==> flow/design.v (excerpt) <==
module packet_parser (
	input  logic         clk,
	input  logic         rst_n,       
	input  logic         s_tvalid,
	input  logic [7:0]   s_tdata,
	input  logic         s_tlast,
	output logic         s_tready,
	output logic         m_tvalid,
	input  logic         m_tready,
	output logic [367:0] m_tdata
	);
==> flow/config.mk <==
export PLATFORM = sky130hd
export DESIGN_NAME = packet_parser
export DESIGN_NICKNAME = packet_parser
export VERILOG_FILES = /design/flow/design.v
export SDC_FILE = /design/flow/constraint.sdc
export NUM_CORES = 4
export LEC_CHECK = 0
export ABC_AREA = 1
export CAP_MARGIN = 20
export CORE_MARGIN = 2
export CORE_UTILIZATION = 62
export CTS_CLUSTER_DIAMETER = 372
export PLACE_DENSITY = 0.6
export SETUP_SLACK_MARGIN = 0.69
export SLEW_MARGIN = 20
==> flow/constraint.sdc <==
create_clock -name core_clock -period 7.39 [get_ports {clk}]
set_input_delay 1.4780 -clock core_clock [delete_from_list [all_inputs] [get_ports {clk}]]
set_output_delay 1.4780 -clock core_clock [all_outputs]
set_load 0.01 [all_outputs]
run.sh (not shown) runs the stock make flow with config.mk's settings and CLKGATE_MAP_FILE=.
The starting point reached the layout checks and failed them: setup timing.
Edit:
ABC_AREA = default   (was 1)
CAP_MARGIN = 40   (was 20)
CORE_UTILIZATION = 72   (was 62)
CTS_CLUSTER_DIAMETER = default   (was 372)
CTS_CLUSTER_SIZE = 17   (was default)
HOLD_SLACK_MARGIN = 0.29   (was default)
PLACE_DENSITY = default   (was 0.6)
PLACE_DENSITY_LB_ADDON = 0.0   (was default)
SETUP_SLACK_MARGIN = 1.94   (was 0.69)
SLEW_MARGIN = 35   (was 20)
Effect:
- The new run reached the layout checks and failed them: setup timing
- power fell by 32%
- first-iteration DRC count rises by 25%
- core utilization rises by 12 points
- final cell count falls by 17%
- area after synthesis goes down by 2.5%
- die area came out lower by 16%
- cell area is lower by 2.6%
Edit:
ABC_AREA = 0   (was default)
CELL_PAD_IN_SITES_GLOBAL_PLACEMENT = 0   (was default)
CORE_ASPECT_RATIO = 0.86   (was default)
CTS_CLUSTER_DIAMETER = 356   (was default)
CTS_CLUSTER_SIZE = 15   (was 17)
PLACE_DENSITY_LB_ADDON = 0.02   (was 0.0)
SETUP_SLACK_MARGIN = 1.92   (was 1.94)
SLEW_MARGIN = 5   (was 35)
TNS_END_PERCENT = 5   (was default)
=>
- The changed run reached the layout checks and failed them: setup timing
- synthesized area does not change
- clock-buffer cell count fell by 98
- worst setup slack loses 0.030 ns
- synthesized cell count is unchanged
Edit:
ABC_AREA = default   (was 0)
CAP_MARGIN = 20   (was 40)
CELL_PAD_IN_SITES_GLOBAL_PLACEMENT = default   (was 0)
CORE_ASPECT_RATIO = default   (was 0.86)
CORE_UTILIZATION = 64   (was 72)
CTS_CLUSTER_DIAMETER = default   (was 356)
CTS_CLUSTER_SIZE = 99   (was 15)
HOLD_SLACK_MARGIN = default   (was 0.29)
PLACE_DENSITY = 0.38   (was default)
PLACE_DENSITY_LB_ADDON = default   (was 0.02)
SETUP_SLACK_MARGIN = default   (was 1.92)
SLEW_MARGIN = 20   (was 5)
TNS_END_PERCENT = default   (was 5)
clock period = 5.13 ns   (was 7.39 ns; I/O delays follow)
What happened: The new run finished with setup timing left. Worst hold slack loses 0.24 ns. Clock power climbs by well over a third. Power grows by well over a third. First-iteration DRC count goes down by roughly a tenth. Global-route usage came out lower by 5.9 points. Clock-buffer cell count came out higher by 143. Routed wire length is lower by a few percent. Setup slack is worse by 2.1 ns. Core utilization shrinks by 6.9 points.

---

## job 9674
packet_parser again, from the RTL that the note above started with.
Design packet_parser, start of the top module:
module packet_parser (
	input  logic         clk,
	input  logic         rst_n,       
	input  logic         s_tvalid,
	input  logic [7:0]   s_tdata,
	input  logic         s_tlast,
	output logic         s_tready,
	output logic         m_tvalid,
	input  logic         m_tready,
	output logic [367:0] m_tdata
	);
==> flow/config.mk <==
export PLATFORM = sky130hd
export DESIGN_NAME = packet_parser
export DESIGN_NICKNAME = packet_parser
export VERILOG_FILES = /design/flow/design.v
export SDC_FILE = /design/flow/constraint.sdc
export NUM_CORES = 4
export LEC_CHECK = 0
export CAP_MARGIN = 20
export CELL_PAD_IN_SITES_DETAIL_PLACEMENT = 2
export CELL_PAD_IN_SITES_GLOBAL_PLACEMENT = 2
export CORE_ASPECT_RATIO = 1.85
export CORE_MARGIN = 2
export CORE_UTILIZATION = 40
export CTS_CLUSTER_DIAMETER = 145
export HOLD_SLACK_MARGIN = 0.09
export SETUP_SLACK_MARGIN = 0.26
export SLEW_MARGIN = 20
export TNS_END_PERCENT = 10
==> flow/constraint.sdc <==
create_clock -name core_clock -period 13.5 [get_ports {clk}]
set_input_delay 2.7000 -clock core_clock [delete_from_list [all_inputs] [get_ports {clk}]]
set_output_delay 2.7000 -clock core_clock [all_outputs]
set_load 0.01 [all_outputs]
Changes in job 3497 relative to job 9674:
Settings: a change of HOLD_SLACK_MARGIN from 0.09 to 0.29; a deleted CELL_PAD_IN_SITES_DETAIL_PLACEMENT that had been 2; an added PLACE_DENSITY_LB_ADDON of 0.0; a change of SLEW_MARGIN from 20 to 35; an added CTS_CLUSTER_SIZE of 17; a deleted CTS_CLUSTER_DIAMETER that had been 145; a deleted CORE_ASPECT_RATIO that had been 1.85; a change of CAP_MARGIN from 20 to 40; a deleted CELL_PAD_IN_SITES_GLOBAL_PLACEMENT that had been 2; a deleted TNS_END_PERCENT that had been 10; a change of CORE_UTILIZATION from 40 to 72; a change of SETUP_SLACK_MARGIN from 0.26 to 0.75; a change of the clock period (ns, I/O delays scaled along) from 13.5 to 7.39.
==> comparison <==
- The flow for job 3497 finished, though final verification flagged negative setup slack.
- Job 3497 vs job 9674, clock group share of total power went down by 1.3 points.
- Looking only at power, and setting everything else aside, the higher value of job 3497 and job 9674 goes to job 3497.
- The final number of setup-violating endpoints in job 3497 was higher than what job 9674 gave.
- Against job 9674, job 3497 reports a proportion of cell area spent on the clock network that is lower.
- Looking at total wire length, job 3497 sits about 19% lower than job 9674 does.
- Fill cell instance count of the final layout, job 3497 vs job 9674: down by more than half
- Of job 3497 and job 9674, job 3497 shows the lower count of clock-buffer cells in the layout, with job 9674 above it.
- Area taken by multi-input logic gates delta for job 3497 relative to job 9674: 0.92% higher
- Synthesized-area fraction occupied by ao, oa, aoi and oai cells came out exactly the same in job 3497 and job 9674.
For job 9155, these inputs were changed with respect to job 3497:
Settings: changing CAP_MARGIN from 40 to 20; setting CTS_CLUSTER_DIAMETER to 356 for the first time; setting CELL_PAD_IN_SITES_GLOBAL_PLACEMENT to 0 for the first time; changing SETUP_SLACK_MARGIN from 0.75 to 1.92; changing SLEW_MARGIN from 35 to 5; changing PLACE_DENSITY_LB_ADDON from 0.0 to 0.02; setting ABC_AREA to 0 for the first time; setting CORE_ASPECT_RATIO to 0.86 for the first time; setting TNS_END_PERCENT to 5 for the first time; changing CTS_CLUSTER_SIZE from 17 to 15; changing the clock period (ns, I/O delays scaled along) from 7.39 to 7.44.
## What came out
From the logs: job 9155 reached the end of the flow and failed the layout checks with negative setup slack.
The lower setup slack of job 9155 and job 3497 is in job 3497.
Job 9155 vs job 3497 — total half-perimeter wirelength after legalization and detailed placement climbed by a few percent
Job 9155 vs job 3497, classification of the worst setup path: primary input to flop vs flop to flop
Delta (job 9155 minus job 3497): final cell count saw a decrease; slew at the pin with the worst max-slew slack saw an increase; post-layout period usage of the worst path saw a decrease.
Between job 3497 and job 9155, the net count reported at finish figures differ only marginally.
Setup slack of the most critical reg-to-reg path ends up higher on job 9155.
Number of cells in the design after placement of job 9155 exceeds that of job 3497 slightly.
Comparing job 9155 against job 3497, there is no change at all in number of levels in the clock H-tree.
Job 9155 — relative area of non-clock buffer cells in the final design 0.26 points higher, job 3497 as reference
Relative to job 3497, the power density relative to cell area of job 9155 is lower by 18 mW/mm².
No activity file was given, so power comes from the tool's default toggle rates.
